quartz:
## alu_top
module alu_top(CLK, OP1, OP2, OPRN, OUT, ZERO);
	input CLK;
	input [31:0] OP1;
	input [31:0] OP2;
	input [5:0] OPRN;
	output [31:0] OUT;
	output ZERO;
	reg [31:0] op1_q, op2_q;
	reg [5:0] oprn_q;
	reg [31:0] out_q;
	reg zero_q;
	wire [31:0] alu_out;
	wire alu_zero;
	ALU alu_inst(alu_out, alu_zero, op1_q, op2_q, oprn_q);
	always @(posedge CLK) begin
		op1_q <= OP1;
		op2_q <= OP2;
		oprn_q <= OPRN;
		out_q <= alu_out;
		zero_q <= alu_zero;
	end
	assign OUT = out_q;
	assign ZERO = zero_q;
endmodule
For scale: roughly 100 flip-flops, roughly 23000 sq um of cells after synthesis.
export LEC_CHECK = 0
export ABC_AREA = 0
export CAP_MARGIN = 0
export CELL_PAD_IN_SITES_DETAIL_PLACEMENT = 0
export CELL_PAD_IN_SITES_GLOBAL_PLACEMENT = 3
export CORE_MARGIN = 7
export CORE_UTILIZATION = 20
export CTS_CLUSTER_SIZE = 89
export GPL_ROUTABILITY_DRIVEN = 0
export GPL_TIMING_DRIVEN = 0
export MAX_ROUTING_LAYER = met4
export MIN_ROUTING_LAYER = met1
export SETUP_SLACK_MARGIN = 1.92
export SLEW_MARGIN = 10
export TNS_END_PERCENT = 100
create_clock -name core_clock -period 46.0 [get_ports {CLK}]
run.sh (not shown) runs the stock make flow with config.mk's settings and CLKGATE_MAP_FILE=.
[inputs] fjord vs quartz
- removing MIN_ROUTING_LAYER (formerly met1)
- removing MAX_ROUTING_LAYER (formerly met4)
- removing CTS_CLUSTER_SIZE (formerly 89)
- changing CORE_MARGIN from 7 to 2
- removing CELL_PAD_IN_SITES_DETAIL_PLACEMENT (formerly 0)
- removing TNS_END_PERCENT (formerly 100)
- removing ABC_AREA (formerly 0)
- changing SLEW_MARGIN from 10 to 20
- removing SETUP_SLACK_MARGIN (formerly 1.92)
- removing GPL_TIMING_DRIVEN (formerly 0)
- removing GPL_ROUTABILITY_DRIVEN (formerly 0)
- removing CELL_PAD_IN_SITES_GLOBAL_PLACEMENT (formerly 3)
- changing CAP_MARGIN from 0 to 20
- changing CORE_UTILIZATION from 20 to 58
- changing the clock period (ns, I/O delays scaled along) from 46.0 to 24.2
==> comparison <==
- STATUS run=fjord STAGES=ALL_DONE FINAL_CHECKS=FAILED CAUSE=setup timing
- Floorplan-stage core utilization ends up higher on fjord.
- quartz → fjord: share of the synthesized netlist area taken by xor and xnor gates now sits at about the same level; utilization now larger; routed wire length went down 12000 um.

* * *

Starting RTL as in the previous note.
clock: 47.6 ns
lec_check: 0
abc_area: 1
cap_margin: 15
cell_pad_in_sites_detail_placement: 2
core_margin: 6
core_utilization: 29
cts_cluster_diameter: 214
cts_cluster_size: 12
hold_slack_margin: 0.14
max_routing_layer: met4
min_routing_layer: met2
place_density_lb_addon: 0.24
slew_margin: 30
tns_end_percent: 50
Next try:
Settings changed: CELL_PAD_IN_SITES_DETAIL_PLACEMENT 2 to unset, CORE_MARGIN 6 to 7, CORE_UTILIZATION 29 to 63, CTS_CLUSTER_DIAMETER 214 to unset, HOLD_SLACK_MARGIN 0.14 to unset, MAX_ROUTING_LAYER met4 to unset, SETUP_SLACK_MARGIN set to 5.0, SLEW_MARGIN 30 to 20.
Clock period 47.6 ns to 24.7 ns, I/O delays scaled along.
Outcome: The new run aborted during global routing (GRT-0116). Die size falls by 51%. Synthesized area is unchanged. Synthesized cell count is unchanged.
Next try:
Settings changed: ABC_AREA 1 to unset, CAP_MARGIN 15 to 20, CORE_UTILIZATION 63 to 40, CTS_CLUSTER_SIZE 12 to unset, MIN_ROUTING_LAYER met2 to unset, PLACE_DENSITY_LB_ADDON 0.24 to unset, SETUP_SLACK_MARGIN 5.0 to unset, TNS_END_PERCENT 50 to unset.
What happened: Now the flow finished with setup timing left; die area rose by 49%; synthesized area drops by 2.6%; synthesized cell count came out lower by 19%.
Next try:
Settings changed: CORE_MARGIN 7 to 2, CORE_UTILIZATION 40 to 65, SETUP_SLACK_MARGIN set to -2.0.
Clock period 24.7 ns to 28.0 ns, I/O delays scaled along.
The new run aborted during global routing (GRT-0232). Die area decreases by well over a third. Area after synthesis does not change. Synthesized cell count does not change.
Next try:
Settings changed: CORE_UTILIZATION 65 to 40, SETUP_SLACK_MARGIN -2.0 to unset.
Clock period 28.0 ns to 29.5 ns, I/O delays scaled along.
=> This time the run finished clean; die area went up by 61%; synthesized area is unchanged; synthesized cell count is unchanged.
Next try:
Settings changed: ABC_AREA set to 1, CORE_UTILIZATION 40 to 48, CTS_CLUSTER_DIAMETER set to 354, CTS_CLUSTER_SIZE set to 100, MAX_ROUTING_LAYER set to met4, TNS_END_PERCENT set to 15.
Effect: The changed run ran to the end with no violations. Synthesized cell count went up by 23%. Routed wire length went down by 6.8%. Via count went up by 8.6%. Count of clock-buffer cells in the layout stays the same.

* * *

alu_top again, from the RTL that the note above started with.
export LEC_CHECK = 0
export CAP_MARGIN = 20
export CORE_MARGIN = 2
export CORE_UTILIZATION = 71
export PLACE_DENSITY_LB_ADDON = 0.01
export SETUP_SLACK_MARGIN = 4.39
export SLEW_MARGIN = 20
create_clock -name core_clock -period 31.7 [get_ports {CLK}]
The starting point ended with an error in global routing (5_1_grt) with GRT-0116.
Edit:
CORE_UTILIZATION = 65   (was 71)
PLACE_DENSITY_LB_ADDON = unset   (was 0.01)
SETUP_SLACK_MARGIN = -2.0   (was 4.39)
clock period = 28.2 ns   (was 31.7 ns; I/O delays follow)
After rerunning: This time the run finished with setup timing left. Die size grows by 9.0%. Synthesized cell count stays the same. Synthesized area does not change.
Edit:
CORE_UTILIZATION = 40   (was 65)
SETUP_SLACK_MARGIN = unset   (was -2.0)
clock period = 29.0 ns   (was 28.2 ns; I/O delays follow)
Outcome:
- Now the flow produced a clean layout
- first-iteration DRC count goes down by well over a third
- fmax goes up by a few percent
- core utilization goes down by 26 points
Edit:
CORE_UTILIZATION = 65   (was 40)
CTS_CLUSTER_DIAMETER = 240   (was unset)
clock period = 27.8 ns   (was 29.0 ns; I/O delays follow)
After rerunning: Now the flow completed, yet does not pass: setup timing. Worst setup slack got worse by 2200 ps. Flip-flop count does not change. Final cell count came out lower by about 9%. Wire length came out higher by 15%.
